Design shuzizhong, start of the top module:
module shuzizhong(
    input wire clk1,         
    input wire reset,        
    input wire ah1,          
    input wire am1,          
    input wire alarm1,       
    input wire en,           
    input wire naozhong,     
    output wire [0:6] shi,       
    output wire [0:6] ge,        
    output wire [0:6] min_shi,   
    output wire [0:6] min_ge,    
    output wire [0:6] sec_shi,   
    output wire [0:6] sec_ge,    
    output wire daodian,     
    output wire audio        
);
Size: ~2,300 cells after synthesis, ~51 I/O pins, about 15,000 um2 of cells after synthesis.
Settings: LEC_CHECK=0, ABC_AREA=1, CAP_MARGIN=20, CORE_MARGIN=2, CORE_UTILIZATION=70, CTS_CLUSTER_DIAMETER=196, CTS_CLUSTER_SIZE=39, SETUP_SLACK_MARGIN=-0.4, SLEW_MARGIN=20; clock period 10.7 ns.
run.sh (not shown) runs the stock make flow with config.mk's settings and CLKGATE_MAP_FILE=.
The starting point finished but fails on negative setup slack.
Change:
- CORE_UTILIZATION: 70 -> 65
- CTS_CLUSTER_DIAMETER: 196 -> not set
- CTS_CLUSTER_SIZE: 39 -> not set
- SETUP_SLACK_MARGIN: -0.4 -> not set
- clock period: 10.7 -> 12.3 ns (I/O delays scaled with it)
The new run ran to the end with no violations.
Die area goes up by 7.5%.
Synthesized cell count does not change.
Critical path depth shrinks by 4.
Area after synthesis is unchanged.
Routed wire length fell by 14%.
Worst hold slack is worse by 0.0038 ns.
Final area fell by 5.7%.
Worst setup slack improved by 1.5 ns.
Core utilization falls by 11 points.
Fmax fell by 0.98%.
Non-clock buffer count went down by 114.
Change:
- CTS_CLUSTER_DIAMETER: not set -> 227
- PLACE_DENSITY: not set -> 0.35
- routed wire length does not change
- register-to-register slack barely changes
- cell area does not change
- total power is unchanged
- clock power hardly moves
- via count does not change

---

Starting RTL as in the previous note.
Settings: LEC_CHECK=0, CAP_MARGIN=20, CORE_MARGIN=2, CORE_UTILIZATION=25, CTS_CLUSTER_DIAMETER=378, CTS_CLUSTER_SIZE=100, HOLD_SLACK_MARGIN=-0.08, SLEW_MARGIN=20; clock period 25.0 ns.
The baseline went through all stages and came out clean.
Then changed:
--- a/flow/config.mk
+++ b/flow/config.mk
@@ -8,7 +8,4 @@
 export CAP_MARGIN = 20
 export CORE_MARGIN = 2
-export CORE_UTILIZATION = 25
-export CTS_CLUSTER_DIAMETER = 378
-export CTS_CLUSTER_SIZE = 100
-export HOLD_SLACK_MARGIN = -0.08
+export CORE_UTILIZATION = 57
 export SLEW_MARGIN = 20
==> flow/constraint.sdc (replaced) <==
create_clock -name core_clock -period 12.7 [get_ports {clk1}]
set_input_delay 2.5400 -clock core_clock [delete_from_list [all_inputs] [get_ports {clk1}]]
set_output_delay 2.5400 -clock core_clock [all_outputs]
set_load 0.01 [all_outputs]
This time the run completed, yet does not pass: negative setup slack.
Setup slack loses 7200 ps.
Cell area climbs by 16%.
Sequential cell count is unchanged.
Wire length rose by 9.9%.
Utilization climbs by 47 points.
Worst hold slack gets worse by 3.6 ps.
Via count came out higher by 10%.
Power increases by 110%.
Then changed:
--- a/flow/config.mk
+++ b/flow/config.mk
@@ -6,6 +6,8 @@
 export NUM_CORES = 4
 export LEC_CHECK = 0
+export ABC_AREA = 1
 export CAP_MARGIN = 20
 export CORE_MARGIN = 2
-export CORE_UTILIZATION = 57
+export CORE_UTILIZATION = 68
+export CTS_CLUSTER_DIAMETER = 201
 export SLEW_MARGIN = 20
==> flow/constraint.sdc (replaced) <==
create_clock -name core_clock -period 13.2 [get_ports {clk1}]
set_input_delay 2.6400 -clock core_clock [delete_from_list [all_inputs] [get_ports {clk1}]]
set_output_delay 2.6400 -clock core_clock [all_outputs]
set_load 0.01 [all_outputs]
Effect:
- With this change the flow produced a clean layout
- die size shrinks by about 13%
- design area shrinks by about 12%
- clock skew shrinks by 5.3 ps
- synthesized cell count grows by about 25%
- count of clock-buffer cells in the layout grows by 3
- critical path depth shrinks by 45
- via count grows by about 0.34%
- sequential share of layout area grows by 2.7 points
- global-route usage grows by 2.3 points
- first-iteration DRC count grows by about 6%
- synthesized area grows by 3.1%
Then changed:
--- a/flow/config.mk
+++ b/flow/config.mk
@@ -9,5 +9,6 @@
 export CAP_MARGIN = 20
 export CORE_MARGIN = 2
-export CORE_UTILIZATION = 68
+export CORE_UTILIZATION = 70
 export CTS_CLUSTER_DIAMETER = 201
+export SETUP_SLACK_MARGIN = 0.77
 export SLEW_MARGIN = 20
==> flow/constraint.sdc (replaced) <==
create_clock -name core_clock -period 10.7 [get_ports {clk1}]
set_input_delay 2.1400 -clock core_clock [delete_from_list [all_inputs] [get_ports {clk1}]]
set_output_delay 2.1400 -clock core_clock [all_outputs]
set_load 0.01 [all_outputs]
This time the run reached the layout checks and failed them: negative setup slack.
Setup slack loses 2200 ps.
Sequential cell count stays the same.
Worst hold slack is better by 13 ps.
Total power goes up by 27%.
Synthesized area is unchanged.
Global-route usage went up by 7.8 points.
Routed wire length goes up by 52%.
Design area climbs by 16%.
Cell count increases by 8.6%.

---

## onyx
shuzizhong again, from the RTL that the note above started with.
export LEC_CHECK = 0
export CAP_MARGIN = 10
export CELL_PAD_IN_SITES_DETAIL_PLACEMENT = 1
export CELL_PAD_IN_SITES_GLOBAL_PLACEMENT = 3
export CORE_ASPECT_RATIO = 0.67
export CORE_MARGIN = 2
export CORE_UTILIZATION = 17
export GPL_ROUTABILITY_DRIVEN = 0
export GPL_TIMING_DRIVEN = 1
export MIN_ROUTING_LAYER = met1
export SLEW_MARGIN = 20
create_clock -name core_clock -period 25.0 [get_ports {clk1}]
Here is what was changed in the inputs of delta compared with onyx.
==> flow/config.mk <==
export PLATFORM = sky130hd
export DESIGN_NAME = shuzizhong
export DESIGN_NICKNAME = shuzizhong
export VERILOG_FILES = /design/flow/design.v
export SDC_FILE = /design/flow/constraint.sdc
export NUM_CORES = 4
export LEC_CHECK = 0
export CAP_MARGIN = 20
export CELL_PAD_IN_SITES_GLOBAL_PLACEMENT = 3
export CORE_MARGIN = 2
export CORE_UTILIZATION = 25
export CTS_CLUSTER_DIAMETER = 378
export CTS_CLUSTER_SIZE = 100
export HOLD_SLACK_MARGIN = -0.08
export PLACE_DENSITY = 0.91
export SLEW_MARGIN = 20
export TNS_END_PERCENT = 20
==> results <==
Placeable core region: higher on onyx. Relative to onyx, the area of all placed cells without fillers of delta is lower by 2.9%. Placement row count (delta vs. onyx) increases slightly. Total power: delta below onyx. onyx has a lower setup slack than delta.
--- input diff delta..raven ---
==> flow/config.mk <==
export PLATFORM = sky130hd
export DESIGN_NAME = shuzizhong
export DESIGN_NICKNAME = shuzizhong
export VERILOG_FILES = /design/flow/design.v
export SDC_FILE = /design/flow/constraint.sdc
export NUM_CORES = 4
export LEC_CHECK = 0
export ABC_AREA = 0
export CAP_MARGIN = 10
export CELL_PAD_IN_SITES_DETAIL_PLACEMENT = 1
export CORE_MARGIN = 9
export CORE_UTILIZATION = 40
export CTS_CLUSTER_SIZE = 18
export GPL_ROUTABILITY_DRIVEN = 0
export HOLD_SLACK_MARGIN = 0.12
export MIN_ROUTING_LAYER = met2
export SETUP_SLACK_MARGIN = 1.64
export SLEW_MARGIN = 5
export TNS_END_PERCENT = 40
==> comparison <==
- raven: area growth from synthesis to layout 2.3 points below delta
- Routed metal-1 wirelength (raven over delta): decrease, 100%
- Of delta and raven, delta shows the lower area fraction of clock buffers and clock inverters, with raven above it.
- Detailed-route wire length was higher in raven than in delta.
- Power ended up 0.021 mW higher on raven than on delta.
- Comparing the two runs side by side, raven comes out behind delta on final worst slack.
The following lists how ember was set up differently from raven:
==> flow/config.mk <==
export PLATFORM = sky130hd
export DESIGN_NAME = shuzizhong
export DESIGN_NICKNAME = shuzizhong
export VERILOG_FILES = /design/flow/design.v
export SDC_FILE = /design/flow/constraint.sdc
export NUM_CORES = 4
export LEC_CHECK = 0
export CAP_MARGIN = 20
export CORE_MARGIN = 2
export CORE_UTILIZATION = 70
export CTS_CLUSTER_DIAMETER = 378
export CTS_CLUSTER_SIZE = 100
export HOLD_SLACK_MARGIN = -0.08
export SLEW_MARGIN = 20
export TNS_END_PERCENT = 20
==> comparison <==
On worst hold slack, the higher figure sits with raven, not ember.
Sort ember and raven by share of power burned in registers, ascending, and raven comes first.
Cell leakage power: raven vs ember, no meaningful difference
Number of vias per cell after detailed routing was lower in ember than in raven.
## Diff of input files: cedar against ember
==> flow/config.mk <==
export PLATFORM = sky130hd
export DESIGN_NAME = shuzizhong
export DESIGN_NICKNAME = shuzizhong
export VERILOG_FILES = /design/flow/design.v
export SDC_FILE = /design/flow/constraint.sdc
export NUM_CORES = 4
export LEC_CHECK = 0
export CAP_MARGIN = 10
export CELL_PAD_IN_SITES_GLOBAL_PLACEMENT = 2
export CORE_ASPECT_RATIO = 0.52
export CORE_MARGIN = 2
export CORE_UTILIZATION = 40
export GPL_TIMING_DRIVEN = 0
export MIN_ROUTING_LAYER = met2
export SLEW_MARGIN = 20
[summary]
ember vs cedar, cell with the largest stage delay on the worst path: o21ai_0 vs clkbuf_1. Routed wire length | cedar above ember. cedar ended up with inst5.counter[6] as its critical path capture point; ember ended up with inst5.pwm_duty_cycle[0]. Routed length on met3, ember and cedar: smaller value in ember. The lower cell-internal power of ember and cedar is in cedar.

---

shuzizhong again, from the RTL that the note above started with.
Settings: LEC_CHECK=0, CAP_MARGIN=10, CELL_PAD_IN_SITES_DETAIL_PLACEMENT=2, CORE_MARGIN=7, CORE_UTILIZATION=72, CTS_CLUSTER_DIAMETER=118, CTS_CLUSTER_SIZE=20, GPL_ROUTABILITY_DRIVEN=0, GPL_TIMING_DRIVEN=1, HOLD_SLACK_MARGIN=0.16, MAX_ROUTING_LAYER=met5, MIN_ROUTING_LAYER=met1, PLACE_DENSITY=0.37, SLEW_MARGIN=20; clock period 14.2 ns.
The starting point stopped in detailed placement, error DPL-0033.
Change:
Settings changed: CORE_MARGIN 7 to 3, CORE_UTILIZATION 72 to 18, GPL_TIMING_DRIVEN 1 to 0, HOLD_SLACK_MARGIN 0.16 to not set, PLACE_DENSITY 0.37 to not set, PLACE_DENSITY_LB_ADDON set to 0.1.
- With this change the flow produced a layout that fails on negative setup slack
- synthesized area does not change
- die size came out higher to 3.5 times its value
- synthesized cell count is unchanged
Change:
Settings changed: CAP_MARGIN 10 to 35, CELL_PAD_IN_SITES_DETAIL_PLACEMENT 2 to not set, CORE_MARGIN 3 to 2, CORE_UTILIZATION 18 to 40, CTS_CLUSTER_DIAMETER 118 to not set, CTS_CLUSTER_SIZE 20 to not set, GPL_TIMING_DRIVEN 0 to not set, HOLD_SLACK_MARGIN set to 0.27, MAX_ROUTING_LAYER met5 to not set, MIN_ROUTING_LAYER met1 to not set, PLACE_DENSITY_LB_ADDON 0.1 to not set.
Clock period 14.2 ns to 25.0 ns, I/O delays scaled along.
=> The new run ran to the end with no violations; die area drops by well over a third; routed wire length went down by a quarter to a third; clock skew came out higher by 0.0033 ns; clock-buffer cell count is lower by 1; sequential share of layout area climbs by 4.1 points.
Change:
Settings changed: ABC_AREA set to 1, CAP_MARGIN 35 to 20, CORE_UTILIZATION 40 to 25, CTS_CLUSTER_DIAMETER set to 389, CTS_CLUSTER_SIZE set to 100, GPL_ROUTABILITY_DRIVEN 0 to not set, HOLD_SLACK_MARGIN 0.27 to -0.08, PLACE_DENSITY set to 0.8.
What happened: The changed run passed the timing, DRC and antenna checks. Total power climbs by well over a third. Utilization shrinks by 16 points. Cell area went up by a few percent. Via count climbs by a little under a tenth. Routed wire length went down by a few percent. Combinational power goes up to 12 times its value. Count of clock-buffer cells in the layout is unchanged.
Power is estimated from default activity; no workload was simulated.
